==> flow/design.v <==
module ALU (a,b,ctrl,res,R15,res_we,R15_we);
	input signed [15:0] a,b;
	input [3:0] ctrl;
	output reg signed [15:0] res;
	output reg signed [15:0] R15;
	output reg res_we, R15_we;
	always@(*)begin
		res = 16'sd0;
		R15 = 16'sd0;
		res_we = 1'b1;
		R15_we = 1'b0;
		case(ctrl)
			3'b000: begin
						res = a + b;
					end
			3'b001: begin
						res = a - b;
					end
			3'b010: begin
						{R15,res} = a * b;
						R15_we = 1'b1;
					end
			3'b011: begin
						R15_we = 1'b1;
						if (b == 16'sd0) begin
							res = -16'sd1;
							R15 = a;
						end
						else begin
							res = a / b;
							R15 = a % b;
						end
					end
			3'b100: begin
						res = a & b;
					end
			3'b101: begin
						res = a | b;
					end
			default: begin
						res_we = 1'b0;
					end
		endcase
	end
endmodule
module alu16(clk, rst, a, b, ctrl, res, R15);
	input clk, rst;
	input [15:0] a, b;
	input [3:0] ctrl;
	output reg [15:0] res;
	output reg [15:0] R15;
	wire [15:0] alu_res, alu_R15;
	wire res_we, R15_we;
	ALU u_alu(.a(a), .b(b), .ctrl(ctrl), .res(alu_res), .R15(alu_R15), .res_we(res_we), .R15_we(R15_we));
	always @(posedge clk, negedge rst) begin
		if (~rst) begin
			res <= 16'h0000;
			R15 <= 16'h0000;
		end
		else begin
			if (res_we)
				res <= alu_res;
			if (R15_we)
				R15 <= alu_R15;
		end
	end
endmodule
Settings: LEC_CHECK=0, CAP_MARGIN=0, CORE_MARGIN=2, CORE_UTILIZATION=64, CTS_CLUSTER_DIAMETER=81, CTS_CLUSTER_SIZE=29, HOLD_SLACK_MARGIN=0.29, SETUP_SLACK_MARGIN=1.0, SLEW_MARGIN=20; clock period 12.6 ns.
run.sh (not shown) runs the stock make flow with config.mk's settings and CLKGATE_MAP_FILE=.
The first run did not get past global routing on GRT-0116.
Rerun with:
Settings changed: ABC_AREA from default to 1, CAP_MARGIN 0 to 20, CORE_UTILIZATION 64 to 57, CTS_CLUSTER_DIAMETER 81 to default, CTS_CLUSTER_SIZE 29 to default, GPL_TIMING_DRIVEN from default to 1, HOLD_SLACK_MARGIN 0.29 to default, SETUP_SLACK_MARGIN 1.0 to 0.99.
Clock period 12.6 ns to 40.0 ns, I/O delays scaled along.
Result:
- The changed run ran to the end with no violations
- synthesized cell count grows by 17%
- synthesized area barely changes
- die size rises by 12%
Rerun with:
Settings changed: ABC_AREA 1 to default, CORE_UTILIZATION 57 to 65, CTS_CLUSTER_DIAMETER from default to 28, GPL_TIMING_DRIVEN 1 to default, SETUP_SLACK_MARGIN 0.99 to 5.0.
Utilization climbs by 23 points.
First-iteration DRC count climbs by 76%.
Global-route usage climbs by 14 points.
Wire length climbs by 34%.
Design area climbs by 21%.
Clock-buffer cell count stays the same.
Setup slack degrades by 0.58 ns.
Die area drops by 12%.
Rerun with:
Settings changed: CORE_UTILIZATION 65 to 69, CTS_CLUSTER_DIAMETER 28 to 219, CTS_CLUSTER_SIZE from default to 15.
Effect: This time the run failed in global routing on GRT-0232. Synthesized area stays the same. Die size went down by about 6%. Synthesized cell count stays the same.

========
## run 1
RTL: the design.v shown in full above, as it stands there.
Settings: LEC_CHECK=0, ABC_AREA=1, CAP_MARGIN=20, CORE_MARGIN=2, CORE_UTILIZATION=58, CTS_CLUSTER_DIAMETER=24, SETUP_SLACK_MARGIN=5.0, SLEW_MARGIN=20, TNS_END_PERCENT=5; clock period 21.5 ns.
In run 1 the implementation ran to completion but is not tape-out ready, as the final checks report setup timing.
Input-level comparison between run 2 and run 1:
Settings: putting CTS_CLUSTER_SIZE at 15 where nothing was set; swapping 58 for 69 in CORE_UTILIZATION; swapping 24 for 350 in CTS_CLUSTER_DIAMETER; swapping 20 for 0 in CAP_MARGIN; swapping 21.5 for 40.0 in the clock period (ns, I/O delays scaled along).
--- outcome ---
- In the summary table, run 2 is marked failed, with error GRT-0232 raised in 5_1_grt.
- Taking run 1 as the reference, in run 2 die size now smaller; CTS H-tree depth neither gained nor lost much; synthesized-area fraction occupied by adder cells roughly the same; core outline area lower.
Edits applied to the flow inputs when going from run 2 to run 3:
Settings: TNS_END_PERCENT now 15, was 5; CORE_MARGIN now 9, was 2; SETUP_SLACK_MARGIN no longer set, was 5.0; CORE_UTILIZATION now 58, was 69; CTS_CLUSTER_SIZE now 93, was 15; CTS_CLUSTER_DIAMETER now 304, was 350; CAP_MARGIN now 20, was 0.
Run 3: flow completed, timing, DRC and antenna clean. Delta (run 3 minus run 2): share of synthesized cell area in full adder, half adder and majority cells ~0 delta; yosys stat chip area ~0 delta. Diff run 2 -> run 3 | overall die area | up by more than a quarter. | die boundary height | run 3 vs run 2 | 30 um higher |. Reported for run 3 and run 2, number of placed I/O pins turned out identical to the last digit.
Setup changes, run 3 to run 4
Settings: a change of CORE_UTILIZATION from 58 to 65; an added SETUP_SLACK_MARGIN of 5.0; a deleted TNS_END_PERCENT that had been 15; a deleted ABC_AREA that had been 1; a deleted CTS_CLUSTER_DIAMETER that had been 304; a deleted CTS_CLUSTER_SIZE that had been 93; a change of CORE_MARGIN from 9 to 2.
Findings:
- Share of the synthesized netlist area taken by xor and xnor gates (run 4 over run 3): increase, 3.1 points
- Going from run 3 to run 4, number of non-clock inverters in the layout has decreased; count of inserted tapcells has decreased.
- Delta (run 4 minus run 3): final design instance area without fill shows an increase of 5300 um2, number of cell rows shows a reduction of about 4%, number of different library cells in the post-synthesis netlist shows an increase of about 60%, synthesized area shows no meaningful change.
- The launch point of the critical path comes out b[1] in one run and b[0] in the other, namely in run 4 and run 3 respectively.

========
// alu16: RTL as listed in full above, without the edits since
clock: 31.6 ns
lec_check: 0
cap_margin: 20
cell_pad_in_sites_detail_placement: 0
cell_pad_in_sites_global_placement: 0
core_margin: 3
core_utilization: 58
cts_cluster_diameter: 359
cts_cluster_size: 84
gpl_routability_driven: 0
max_routing_layer: met4
min_routing_layer: met1
place_density: 0.76
slew_margin: 20
tns_end_percent: 50
The first run aborted during global routing (5_1_grt) on ODB-0269.
==> next run, changes <==
Settings changed: CELL_PAD_IN_SITES_GLOBAL_PLACEMENT 0 to 1, CORE_MARGIN 3 to 2, CORE_UTILIZATION 58 to 55, CTS_CLUSTER_SIZE 84 to unset, SETUP_SLACK_MARGIN set to 3.44.
Clock period 31.6 ns to 12.5 ns, I/O delays scaled along.
The new run completed and failed the layout checks on negative setup slack.
Synthesized area is unchanged.
Die size grows by a few percent.
Synthesized cell count stays the same.
==> next run, changes <==
Settings changed: CELL_PAD_IN_SITES_DETAIL_PLACEMENT 0 to unset, CELL_PAD_IN_SITES_GLOBAL_PLACEMENT 1 to unset, CORE_UTILIZATION 55 to 40, CTS_CLUSTER_DIAMETER 359 to unset, GPL_ROUTABILITY_DRIVEN 0 to unset, MAX_ROUTING_LAYER met4 to unset, MIN_ROUTING_LAYER met1 to unset, PLACE_DENSITY 0.76 to unset, SETUP_SLACK_MARGIN 3.44 to 1.0, TNS_END_PERCENT 50 to unset.
Clock period 12.5 ns to 38.7 ns, I/O delays scaled along.
The new run completed without violations.
Hold slack improves by 0.0057 ns.
Utilization goes down by 32 points.
Via count goes down by 14%.
==> next run, changes <==
Settings changed: CORE_UTILIZATION 40 to 71, PLACE_DENSITY_LB_ADDON set to 0.0, SETUP_SLACK_MARGIN 1.0 to 5.0, TNS_END_PERCENT set to 5.
Clock period 38.7 ns to 40.0 ns, I/O delays scaled along.
Now the flow aborted during global routing (5_1_grt) (GRT-0232).
Die area drops by about 43%.
Area after synthesis stays the same.
Synthesized cell count stays the same.
==> next run, changes <==
Settings changed: CORE_UTILIZATION 71 to 68, CTS_CLUSTER_DIAMETER set to 28, MAX_ROUTING_LAYER set to met4, PLACE_DENSITY_LB_ADDON 0.0 to unset, TNS_END_PERCENT 5 to unset.
Effect:
- The changed run failed in global routing (5_1_grt), error GRT-0232
- die area rises by 4.3%
- synthesized cell count is unchanged
- area after synthesis is unchanged
